Design v_tile, start of the top module:
module v_tile #(
    parameter width = 16,  
    parameter num_inputs = 4,  
    parameter num_regs = 16,  
    parameter total_inputs = num_inputs + num_inputs  
) (
    input wire clk,
    input wire reset,
    input wire on_off,  
    input wire write_en1,  
    output wire write_rdy1,
    input wire [num_inputs*width-1:0] w_data_in1,  
    output wire write_ack1,
    input wire write_en2,  
    output wire write_rdy2,
    input wire [num_inputs*width-1:0] w_data_in2,  
    output wire write_ack2,
    input wire write_en3,  
    output wire write_rdy3,
    input wire [width-1:0] w_data_in3,
    output wire write_ack3,
    output wire [num_inputs*width-1:0] adder_outputs,  
    output wire [3:0] dest_info,
    output wire adder_ack
);
Size: ~1500 cells after synthesis, ~230 I/O pins, roughly 12000 um^2 of cells after synthesis.
export LEC_CHECK = 0
export CAP_MARGIN = 20
export CORE_MARGIN = 2
export CORE_UTILIZATION = 66
export HOLD_SLACK_MARGIN = -0.1
export MAX_ROUTING_LAYER = met4
export SLEW_MARGIN = 20
export TNS_END_PERCENT = 55
create_clock -name core_clock -period 3.63 [get_ports {clk}]
run.sh (not shown) runs the stock make flow with config.mk's settings and CLKGATE_MAP_FILE=.
The baseline stopped in 5_1_grt with GRT-0232.
Rerun with:
--- a/flow/config.mk
+++ b/flow/config.mk
@@ -10,3 +10 @@
-export CORE_UTILIZATION = 66
-export HOLD_SLACK_MARGIN = -0.1
-export MAX_ROUTING_LAYER = met4
+export CORE_UTILIZATION = 15
@@ -14 +11,0 @@
-export TNS_END_PERCENT = 55
==> flow/constraint.sdc (replaced) <==
create_clock -name core_clock -period 4.35 [get_ports {clk}]
set_input_delay 0.8700 -clock core_clock [delete_from_list [all_inputs] [get_ports {clk}]]
set_output_delay 0.8700 -clock core_clock [all_outputs]
set_load 0.01 [all_outputs]
After rerunning: Now the flow finished with timing, DRC and antenna clean. Synthesized cell count is unchanged. Die area came out higher to 4.3 times its value. Synthesized area is unchanged.
Rerun with:
--- a/flow/config.mk
+++ b/flow/config.mk
@@ -10 +10 @@
-export CORE_UTILIZATION = 15
+export CORE_UTILIZATION = 60
@@ -11,0 +12 @@
+export TNS_END_PERCENT = 55
==> flow/constraint.sdc (replaced) <==
create_clock -name core_clock -period 3.63 [get_ports {clk}]
set_input_delay 0.7260 -clock core_clock [delete_from_list [all_inputs] [get_ports {clk}]]
set_output_delay 0.7260 -clock core_clock [all_outputs]
set_load 0.01 [all_outputs]
Result:
- The changed run finished with negative setup slack left
- utilization grows by 68 points
- final cell count falls by about 25%
- worst setup slack got worse by 0.25 ns
- synthesized area stays the same
- clock skew fell by 0.0060 ns

* * *

## run 1
v_tile again, from the RTL that the note above started with.
clock: 4.5 ns
lec_check: 0
cap_margin: 20
cell_pad_in_sites_detail_placement: 1
cell_pad_in_sites_global_placement: 1
core_aspect_ratio: 0.75
core_margin: 2
core_utilization: 30
cts_cluster_size: 94
min_routing_layer: met2
place_density: 0.85
setup_slack_margin: 1.13
slew_margin: 20
tns_end_percent: 30
The inputs of run 2 differ from those of run 1 as listed below.
Settings: ABC_AREA now 1, previously not set; CTS_CLUSTER_SIZE no longer set, was 94; CORE_UTILIZATION now 40, was 30; TNS_END_PERCENT no longer set, was 30; PLACE_DENSITY no longer set, was 0.85; GPL_ROUTABILITY_DRIVEN now 0, previously not set; SETUP_SLACK_MARGIN no longer set, was 1.13; CORE_MARGIN now 5, was 2; CORE_ASPECT_RATIO no longer set, was 0.75; CELL_PAD_IN_SITES_GLOBAL_PLACEMENT no longer set, was 1; CELL_PAD_IN_SITES_DETAIL_PLACEMENT no longer set, was 1.
### Flow results
- The final layout from run 2, which completed every stage, passed the timing, design-rule and antenna checks at the end of the flow.
- Run 2 vs run 1: share of power burned in the clock network down in run 2
- From run 1 to run 2 the numbers moved as follows: multi-input gate area in the final layout now sits lower, area fraction in and, or, nand and nor cells after synthesis now sits lower.
- Run 1 → run 2: clock transition time at the flip-flop clock pins of the worst setup and hold paths was more or less identical; total routed wirelength shrank by about 30%.
#### Input delta (run 3 over run 2)
Settings: setting GPL_TIMING_DRIVEN to 0 for the first time; setting CTS_CLUSTER_SIZE to 94 for the first time; setting SETUP_SLACK_MARGIN to 1.13 for the first time; setting PLACE_DENSITY to 0.85 for the first time; removing ABC_AREA (formerly 1); changing CORE_MARGIN from 5 to 2; setting TNS_END_PERCENT to 30 for the first time; removing GPL_ROUTABILITY_DRIVEN (formerly 0); setting CORE_ASPECT_RATIO to 0.75 for the first time; setting CELL_PAD_IN_SITES_GLOBAL_PLACEMENT to 1 for the first time; setting CELL_PAD_IN_SITES_DETAIL_PLACEMENT to 2 for the first time; changing CORE_UTILIZATION from 40 to 30.
## What came out
Run 3 closes out successfully: all stages finished, all timing, DRC and antenna checks passed. A busiest layer in global routing of met3 is what run 2 shows, while met2 belongs to run 3. Run 3 vs run 2 — post-route worst setup slack dropped 0.44 ns. Run 3 vs. run 2: register share of total power moved down; utilization after layout moved down; critical path depth moved down; hold-critical path depth moved up. Diff run 2 -> run 3: part of the total power dissipated in the clock network increased by 2.6 points relative to the old numbers; share of flip-flops with an asynchronous set or reset after synthesis comparable.
Setup changes, run 3 to run 4
Settings: PLACE_DENSITY: 0.85 -> unset; TNS_END_PERCENT: 30 -> unset; SETUP_SLACK_MARGIN: 1.13 -> unset; MIN_ROUTING_LAYER: met2 -> unset; CORE_UTILIZATION: 30 -> 40; CELL_PAD_IN_SITES_GLOBAL_PLACEMENT: 1 -> unset; GPL_TIMING_DRIVEN: 0 -> unset; CTS_CLUSTER_SIZE: 94 -> unset; CORE_ASPECT_RATIO: 0.75 -> unset; CELL_PAD_IN_SITES_DETAIL_PLACEMENT: 2 -> unset.
==> results <==
Run 4 vs run 3 on minimum clock period after layout: run 4 is the higher one. The uppermost signal routing layer after detailed routing comes out met5 in one run and met4 in the other, namely in run 3 and run 4 respectively. Diff run 3 -> run 4: global-route wire length before repair lost 44%, summed area of non-filler cells in the final layout lost about 10%, post-route fraction of the period consumed by the critical path picked up an extra 0.44 points.
For run 5, these inputs were changed with respect to run 4:
Settings: putting MIN_ROUTING_LAYER at met2 where nothing was set; putting GPL_ROUTABILITY_DRIVEN at 0 where nothing was set; swapping 2 for 4 in CORE_MARGIN; putting CORE_ASPECT_RATIO at 1.11 where nothing was set; putting ABC_AREA at 1 where nothing was set; putting SETUP_SLACK_MARGIN at 0.88 where nothing was set; putting MAX_ROUTING_LAYER at met4 where nothing was set; putting TNS_END_PERCENT at 45 where nothing was set; putting CTS_CLUSTER_DIAMETER at 103 where nothing was set.
==> results <==
All of run 4 and run 5 finish clean.
Start point of the critical path = write_en2: run 4; start point of the critical path = on_off: run 5
Run 5 vs. run 4: area of the synthesized netlist per yosys stat higher; cell area after layout decreased about 3.6%; aoi/oai-family share of the synthesized area now sits at about the same level; synthesis-to-layout area growth shows a reduction of 9.3 points.
Power and IR drop assume default switching activity.
